## try-raven
// complex_multiplier
module complex_multiplier#(parameter INPUT_DATA_WIDTH = 16)
    (
        input  wire                                    i_clk,
        input  wire                                    i_rst,
        input  wire signed [INPUT_DATA_WIDTH-1:0]      i_real_h,
        input  wire signed [INPUT_DATA_WIDTH-1:0]      i_imag_h,
        input  wire signed [INPUT_DATA_WIDTH-1:0]      i_real_y,
        input  wire signed [INPUT_DATA_WIDTH-1:0]      i_imag_y,
        output reg  signed [INPUT_DATA_WIDTH*2:0]      o_real,
        output reg  signed [INPUT_DATA_WIDTH*2:0]      o_imag
    );
    reg signed [INPUT_DATA_WIDTH*2-1:0] ac;
    reg signed [INPUT_DATA_WIDTH*2-1:0] ad;
    reg signed [INPUT_DATA_WIDTH*2-1:0] cb;
    reg signed [INPUT_DATA_WIDTH*2-1:0] bd;
    always@(posedge i_clk) begin
        if(i_rst)begin
            o_real <= 0;
            o_imag <= 0;
            ac     <= 0;
            ad     <= 0;
            cb     <= 0;
            bd     <= 0;
        end         
        else begin
            ac <= i_real_h * i_real_y;
            ad <= i_real_h * i_imag_y;
            cb <= i_real_y * i_imag_h;
            bd <= i_imag_h * i_imag_y;
            o_real <= ac - bd;
            o_imag <= ad + cb;
        end
    end
endmodule
make LEC_CHECK=0 ABC_AREA=0 CAP_MARGIN=15 CORE_MARGIN=3 CORE_UTILIZATION=67 CTS_CLUSTER_DIAMETER=44 CTS_CLUSTER_SIZE=64 GPL_ROUTABILITY_DRIVEN=1 MIN_ROUTING_LAYER=met2 SETUP_SLACK_MARGIN=-0.7 SLEW_MARGIN=40 TNS_END_PERCENT=90 finish   # period 8.47 ns
run.sh (not shown) runs the stock make flow with config.mk's settings and CLKGATE_MAP_FILE=.
## Diff of input files: try-amber against try-raven
- a deleted CTS_CLUSTER_DIAMETER that had been 44
- a change of CORE_UTILIZATION from 67 to 72
- a deleted MIN_ROUTING_LAYER that had been met2
- a deleted TNS_END_PERCENT that had been 90
- a change of SLEW_MARGIN from 40 to 20
- a deleted ABC_AREA that had been 0
- a deleted CTS_CLUSTER_SIZE that had been 64
- a deleted SETUP_SLACK_MARGIN that had been -0.7
- an added HOLD_SLACK_MARGIN of -0.08
- a change of CORE_MARGIN from 3 to 2
- a deleted GPL_ROUTABILITY_DRIVEN that had been 1
- an added MAX_ROUTING_LAYER of met4
- a change of CAP_MARGIN from 15 to 20
- a change of the clock period (ns, I/O delays scaled along) from 8.47 to 6.67
[summary]
- The log for try-amber ends in global routing (5_1_grt) with error ODB-0269, so the run never completed.
- Proportion of synthesized area in mux cells: try-amber vs try-raven identical
- Effective utilization at floorplan, try-raven and try-amber, lower one = try-raven.
- Summary: total die area, try-amber better than try-raven
- Compared with try-raven, in try-amber post-DP HPWL up about 8%, final weighted congestion of routability-driven global placement down 0.037, worst setup slack after placement down 1.15 ns.
What try-fjord does differently from try-amber at the input level:
- a deleted HOLD_SLACK_MARGIN that had been -0.08
- a change of CORE_UTILIZATION from 72 to 65
- a change of the clock period (ns, I/O delays scaled along) from 6.67 to 6.89
### Flow results
- Per the comparison of try-fjord with try-amber, number of storage elements in the synthesis netlist about even; die area up 7200 um2; count of instances resized after the clock tree is built fell by 51%; minimum setup slack after placement has increased.
- Ran to the end and failed final checks on negative setup slack: try-fjord.
- Looking at HPWL after detailed placement across try-amber and try-fjord, the one that comes out lower is try-fjord.
- try-amber has lower die span in y than try-fjord.
- Relative to try-amber, the horizontal die size measured on try-fjord has increased by a few percent.
- Summary: with try-amber as the reference, number of placement rows in try-fjord moved up by a few percent.
- Weighted congestion reported at the end of routability-driven placement ends up higher on try-amber.
diff inputs: try-fjord => try-juniper
- PLACE_DENSITY_LB_ADDON newly set to 0.01
- CAP_MARGIN changed from 20 to 40
- CORE_UTILIZATION changed from 65 to 72
- SETUP_SLACK_MARGIN newly set to 1.74
- the clock period (ns, I/O delays scaled along) changed from 6.89 to 6.88
Results
[compare] base=try-fjord new=try-juniper: die span in y moved down, chip area moved down, width of the die moved down. Re number of distinct standard cells referenced by the synthesized netlist: no difference whatsoever between try-juniper and try-fjord. Status try-fjord: flow complete, layout not clean - negative setup slack. Run status, try-juniper: aborted in global routing (5_1_grt), error GRT-0232. Reported for try-juniper and try-fjord, number of buffers inserted during clock tree synthesis turned out identical to the last digit. In the metrics for try-juniper and try-fjord, the one carrying the lower initial core utilization is try-fjord. Measured against try-juniper, the number of setup buffers added after CTS of try-fjord comes out at 0.54 times the reference value. HPWL after detailed placement in try-juniper vs try-fjord: up 10%.

---

complex_multiplier again, from the RTL that the note above started with.
// complex_multiplier
module complex_multiplier#(parameter INPUT_DATA_WIDTH = 16)
    (
        input  wire                                    i_clk,
        input  wire                                    i_rst,
        input  wire signed [INPUT_DATA_WIDTH-1:0]      i_real_h,
        input  wire signed [INPUT_DATA_WIDTH-1:0]      i_imag_h,
        input  wire signed [INPUT_DATA_WIDTH-1:0]      i_real_y,
        input  wire signed [INPUT_DATA_WIDTH-1:0]      i_imag_y,
        output reg  signed [INPUT_DATA_WIDTH*2:0]      o_real,
        output reg  signed [INPUT_DATA_WIDTH*2:0]      o_imag
    );
==> flow/config.mk <==
export PLATFORM = sky130hd
export DESIGN_NAME = complex_multiplier
export DESIGN_NICKNAME = complex_multiplier
export VERILOG_FILES = /design/flow/design.v
export SDC_FILE = /design/flow/constraint.sdc
export NUM_CORES = 4
export LEC_CHECK = 0
export ABC_AREA = 1
export CAP_MARGIN = 10
export CELL_PAD_IN_SITES_GLOBAL_PLACEMENT = 3
export CORE_MARGIN = 4
export CORE_UTILIZATION = 23
export CTS_CLUSTER_SIZE = 76
export GPL_ROUTABILITY_DRIVEN = 0
export HOLD_SLACK_MARGIN = 0.12
export MAX_ROUTING_LAYER = met4
export MIN_ROUTING_LAYER = met2
export PLACE_DENSITY_LB_ADDON = 0.22
export SETUP_SLACK_MARGIN = 0.62
export SLEW_MARGIN = 20
export TNS_END_PERCENT = 85
==> flow/constraint.sdc <==
create_clock -name core_clock -period 6.29 [get_ports {i_clk}]
set_input_delay 1.2580 -clock core_clock [delete_from_list [all_inputs] [get_ports {i_clk}]]
set_output_delay 1.2580 -clock core_clock [all_outputs]
set_load 0.01 [all_outputs]
The baseline finished clean.
Change:
- ABC_AREA: 1 -> unset
- CAP_MARGIN: 10 -> 20
- CELL_PAD_IN_SITES_GLOBAL_PLACEMENT: 3 -> unset
- CORE_MARGIN: 4 -> 2
- CORE_UTILIZATION: 23 -> 40
- CTS_CLUSTER_SIZE: 76 -> unset
- GPL_ROUTABILITY_DRIVEN: 0 -> unset
- HOLD_SLACK_MARGIN: 0.12 -> unset
- MAX_ROUTING_LAYER: met4 -> unset
- MIN_ROUTING_LAYER: met2 -> unset
- PLACE_DENSITY_LB_ADDON: 0.22 -> unset
- SETUP_SLACK_MARGIN: 0.62 -> unset
- TNS_END_PERCENT: 85 -> unset
- clock period: 6.29 -> 5.42 ns (I/O delays scaled with it)
Outcome: This time the run completed, yet does not pass: negative setup slack; design area fell by roughly a tenth; clock-buffer cell count stays the same; first-iteration DRC count fell by well over a third; area after synthesis fell by roughly a tenth; core utilization rose by 23 points; wire length fell by a quarter to a third; setup slack got worse by 1.1 ns; sequential share of layout area rose by 0.65 points; non-clock buffer count fell by 44.
Change:
- ABC_AREA: unset -> 1
- CORE_UTILIZATION: 40 -> 57
- CTS_CLUSTER_DIAMETER: unset -> 377
- clock period: 5.42 -> 5.13 ns (I/O delays scaled with it)
The changed run produced a layout that fails on negative setup slack; routed wire length rises by about 30%; setup slack improved by 0.36 ns; area after synthesis grows by 11%; sequential cell count stays the same; clock skew barely changes; worst hold slack loses 0.021 ns; global-route usage rises by 16 points; via count grows by about 32%; final area climbs by 13%.
Change:
- CORE_UTILIZATION: 57 -> 69
- CTS_CLUSTER_DIAMETER: 377 -> unset
- CTS_CLUSTER_SIZE: unset -> 96
- PLACE_DENSITY: unset -> 0.42
- TNS_END_PERCENT: unset -> 15
- clock period: 5.13 -> 5.51 ns (I/O delays scaled with it)
=> The changed run stopped in 5_1_grt. Area after synthesis is unchanged. Die area goes down by about 17%. Synthesized cell count does not change.
Change:
- CAP_MARGIN: 20 -> 0
- CORE_UTILIZATION: 69 -> 72
- CTS_CLUSTER_DIAMETER: unset -> 248
- SETUP_SLACK_MARGIN: unset -> 0.3
After rerunning:
- The new run stopped in 5_1_grt on GRT-0116
- area after synthesis is unchanged
- die area is lower by about 4%
- synthesized cell count does not change
Change:
- ABC_AREA: 1 -> unset
- CAP_MARGIN: 0 -> 20
- CORE_UTILIZATION: 72 -> 42
- CTS_CLUSTER_DIAMETER: 248 -> unset
- CTS_CLUSTER_SIZE: 96 -> unset
- PLACE_DENSITY: 0.42 -> unset
- SETUP_SLACK_MARGIN: 0.3 -> unset
- TNS_END_PERCENT: 15 -> unset
- clock period: 5.51 -> 9.0 ns (I/O delays scaled with it)
=>
- The changed run finished with timing, DRC and antenna clean
- synthesized area goes down by roughly a tenth
- die size rises by well over a third
- synthesized cell count shrinks by a quarter to a third
